== run A ==
Design TCAM_TOP, start of the top module:
module TCAM_TOP (
        input                   CLK
       ,input                   RESET
       ,input                   SEARCH
       ,input                   SETTING
       ,input   [DATA_BITS-1:0] KEY
       ,input   [IDWID-1:0]     SETTING_ID
       ,input   [MASKWID-1:0]   SETTING_MASKID
       ,input   [IDWID-1:0]     SETTING_PRIORITY
       ,output  [IDWID-1:0]     RULEID
       ,output                  SETTING_COMPLETE
       ,output                  SEARCH_COMPLETE
       ,output                  MISMATCH
       ,input                     DDR3_AVL_INIT
       ,input   [SDRAM_DATA-1:0]  DDR3_AVL_READDATA
       ,input                     DDR3_AVL_WAITREQUEST
       ,input                     DDR3_AVL_READDATAVALID
       ,output                    DDR3_AVL_READ
       ,output                    DDR3_AVL_WRITE
       ,output  [SDRAM_ADDR-1:0]  DDR3_AVL_ADDRESS
       ,output  [SDRAM_DATA-1:0]  DDR3_AVL_WRITEDATA
       ,output                    DDR3_AVL_BURSTCOUNT
       ,output                    DDR3_AVL_INITCOMPLETE
	);
    parameter   DATA_BITS = 128;  
    parameter   FRAGMENTS = 8;	 
    parameter   FRAG_BITS = 3;	 
    parameter   IDWID     = 16;   
    parameter   MASKWID   = 18;
    parameter   SDRAM_ADDR = 19;
    parameter   SDRAM_DATA = 256;
    localparam  FRAG_WID  = (DATA_BITS/FRAGMENTS);
    localparam  ADDR_WID  = FRAG_BITS+FRAG_WID;
    localparam  PRIOWID   = IDWID;
    localparam  KWID      = DATA_BITS;
    localparam  SEGWID    = 2+IDWID+MASKWID+KWID+PRIOWID;  
    wire [ DATA_BITS-1:0 ] in_key      = KEY;
    wire [     IDWID-1:0 ] in_id       = SETTING_ID;
    wire [   MASKWID-1:0 ] in_maskid   = SETTING_MASKID;
    wire [   PRIOWID-1:0 ] in_priority = SETTING_PRIORITY;
  ...
For scale: roughly 3200 flip-flops, ~100000 sq um of cells after synthesis.
make LEC_CHECK=0 ABC_AREA=1 CAP_MARGIN=20 CORE_MARGIN=2 CORE_UTILIZATION=60 CTS_CLUSTER_SIZE=57 GPL_ROUTABILITY_DRIVEN=1 MAX_ROUTING_LAYER=met4 SLEW_MARGIN=20 finish   # period 2.15 ns
run.sh (not shown) runs the stock make flow with config.mk's settings and CLKGATE_MAP_FILE=.
Inputs modified between run A and run B:
- clearing MAX_ROUTING_LAYER, which used to be met4
- clearing GPL_ROUTABILITY_DRIVEN, which used to be 1
- clearing ABC_AREA, which used to be 1
- clearing CTS_CLUSTER_SIZE, which used to be 57
- swapping 60 for 63 in CORE_UTILIZATION
- swapping 2.15 for 5.62 in the clock period (ns, I/O delays scaled along)
### Flow results
- Run A leaves less setup margin than run B.
- STATUS half-perimeter wire length of the detailed placement result: run B wins against run A
- Reported net switching power (run B over run A): decrease, about 60%
- Looking at mux share of post-synthesis cell area, run B sits above run A.
- Taking run B as 1.0, run A lands at 1.07 on cell leakage power.
- Re number of cells upsized or downsized after cts: run B and run A aren't equal, and the higher value belongs to run A.
- In run B the power share of the clock group turned out 0.3 points lower than in run A.
- Run B vs. run A: flip-flop count neither gained nor lost much; final non-filler cell total went down 2346; number of buffers added for setup after CTS shows a reduction of 15; routed wire length now sits lower.
Inputs modified between run B and run C:
- SETUP_SLACK_MARGIN newly set to 0.73
- CORE_UTILIZATION changed from 63 to 70
- the clock period (ns, I/O delays scaled along) changed from 5.62 to 3.12
## What came out
Every stage of the flow completed for run C, and the final layout passed the timing, design-rule and antenna checks. On via count, run C does worse than run B. Of run C and run B, it is run C that has the higher number of buffers inserted to repair setup after CTS. For worst relative slew slack, run C and run B come out practically identical. The largest vdd supply drop of run C was inferior to that of run B. Run C has final cell count below what run B had. Finished layout cell area, run C vs run B: up slightly. Comparing detailed-route wire length per cell for run C and run B, the bigger number came from run C. Comparing run C and run B, switching share of power is higher on run C.
### run C -> run D
- SETUP_SLACK_MARGIN now 0.93, was 0.73
- CTS_CLUSTER_DIAMETER now 55, previously not set
- CTS_CLUSTER_SIZE now 17, previously not set
- CAP_MARGIN now 35, was 20
- PLACE_DENSITY now 0.41, previously not set
- CORE_UTILIZATION now 72, was 70
### Flow results
- Compared with run C, run D shows a final area that is 4400 sq um lower.
- Summary of run D over run C: critical path depth increased 5; count of standard-cell rows decreased about 1.4%; global-route usage decreased 0.62 points; tally of non-filler cells in the final layout decreased 221.
The inputs of run E differ from those of run D as listed below.
- PLACE_DENSITY: 0.41 -> unset
- PLACE_DENSITY_LB_ADDON: unset -> 0.08
- SETUP_SLACK_MARGIN: 0.93 -> 0.91
--- outcome ---
First-pass detailed-route iteration total up 1 in run E wrt run D
Diff run E and run D: minimum clock period higher in run D
Tightest hold margin ends up lower on run D.
Cell area reported after detailed placement of run E is on par with run D.
Run E vs run D, via count went up by about 0.5%.
Worst slack at placement in run E is 0.065 ns higher than in run D
Power in the clock group: run D vs run E, no meaningful difference
Summary of run E over run D: overall routing resource usage +0.57 points; total power of the final layout ~0 delta; area used by sequential logic in the layout ~0 delta.
> inputs changed (run E -> run F)
- ABC_AREA newly set to 1
- CTS_CLUSTER_SIZE changed from 17 to 10
- PLACE_DENSITY_LB_ADDON removed (was 0.08)
- SETUP_SLACK_MARGIN changed from 0.91 to 0.89
- CTS_CLUSTER_DIAMETER changed from 55 to 119
- CAP_MARGIN changed from 35 to 20
## What came out
Comparing run E and run F, the higher buffer depth of the longest clock path was measured on run F.
Changes observed in run F relative to run E: power climbed about 15%; number of clock buffers in the layout increased 273; period utilization grew by 3.3 points; number of antenna violations at the first check in global routing higher.
Comparing signed area change from the synthesized netlist to the final layout for run E and run F, the smaller number came from run E.
The clock-pin transition on the worst setup and hold timing paths on run E is in line with that on run F.

TCAM_TOP again, from the RTL that the note above started with.
// TCAM_TOP
module TCAM_TOP (
        input                   CLK
       ,input                   RESET
       ,input                   SEARCH
       ,input                   SETTING
       ,input   [DATA_BITS-1:0] KEY
       ,input   [IDWID-1:0]     SETTING_ID
       ,input   [MASKWID-1:0]   SETTING_MASKID
       ,input   [IDWID-1:0]     SETTING_PRIORITY
       ,output  [IDWID-1:0]     RULEID
       ,output                  SETTING_COMPLETE
       ,output                  SEARCH_COMPLETE
       ,output                  MISMATCH
       ,input                     DDR3_AVL_INIT
       ,input   [SDRAM_DATA-1:0]  DDR3_AVL_READDATA
       ,input                     DDR3_AVL_WAITREQUEST
       ,input                     DDR3_AVL_READDATAVALID
       ,output                    DDR3_AVL_READ
       ,output                    DDR3_AVL_WRITE
       ,output  [SDRAM_ADDR-1:0]  DDR3_AVL_ADDRESS
       ,output  [SDRAM_DATA-1:0]  DDR3_AVL_WRITEDATA
       ,output                    DDR3_AVL_BURSTCOUNT
       ,output                    DDR3_AVL_INITCOMPLETE
	);
clock: 3.43 ns
lec_check: 0
cap_margin: 20
core_margin: 2
core_utilization: 15
cts_cluster_diameter: 318
gpl_routability_driven: 1
min_routing_layer: met2
place_density_lb_addon: 0.15
slew_margin: 35
Then changed:
Settings changed: CORE_UTILIZATION 15 to 27, CTS_CLUSTER_DIAMETER 318 to default, GPL_ROUTABILITY_DRIVEN 1 to default, MIN_ROUTING_LAYER met2 to default, PLACE_DENSITY_LB_ADDON 0.15 to default, SLEW_MARGIN 35 to 20.
Clock period 3.43 ns to 13.1 ns, I/O delays scaled along.
Final area fell by 6.6%. Total power fell by 75%. Global-route usage fell by 1.0 points. Critical path depth rose by 1. Synthesized cell count is unchanged. Setup slack gets better by 5.8 ns. Worst hold slack gets better by 0.19 ns.
Then changed:
Settings changed: CORE_UTILIZATION 27 to 70, SETUP_SLACK_MARGIN from default to 0.72.
Clock period 13.1 ns to 3.12 ns, I/O delays scaled along.
Cell count shrinks by 24%.
Wire length shrinks by 10%.
Die size shrinks by 61%.
Total power grows to 4.0 times its value.
Via count grows by 4.0%.
Synthesized area stays the same.
Utilization grows by 50 points.
Then changed:
Settings changed: CORE_UTILIZATION 70 to 72, CTS_CLUSTER_DIAMETER from default to 358, CTS_CLUSTER_SIZE from default to 11, SETUP_SLACK_MARGIN 0.72 to 0.92, SLEW_MARGIN 20 to 40.
=> Power came out lower slightly; non-clock buffer count is lower by 48; setup slack improves by 0.072 ns.
Power and IR drop assume default switching activity.
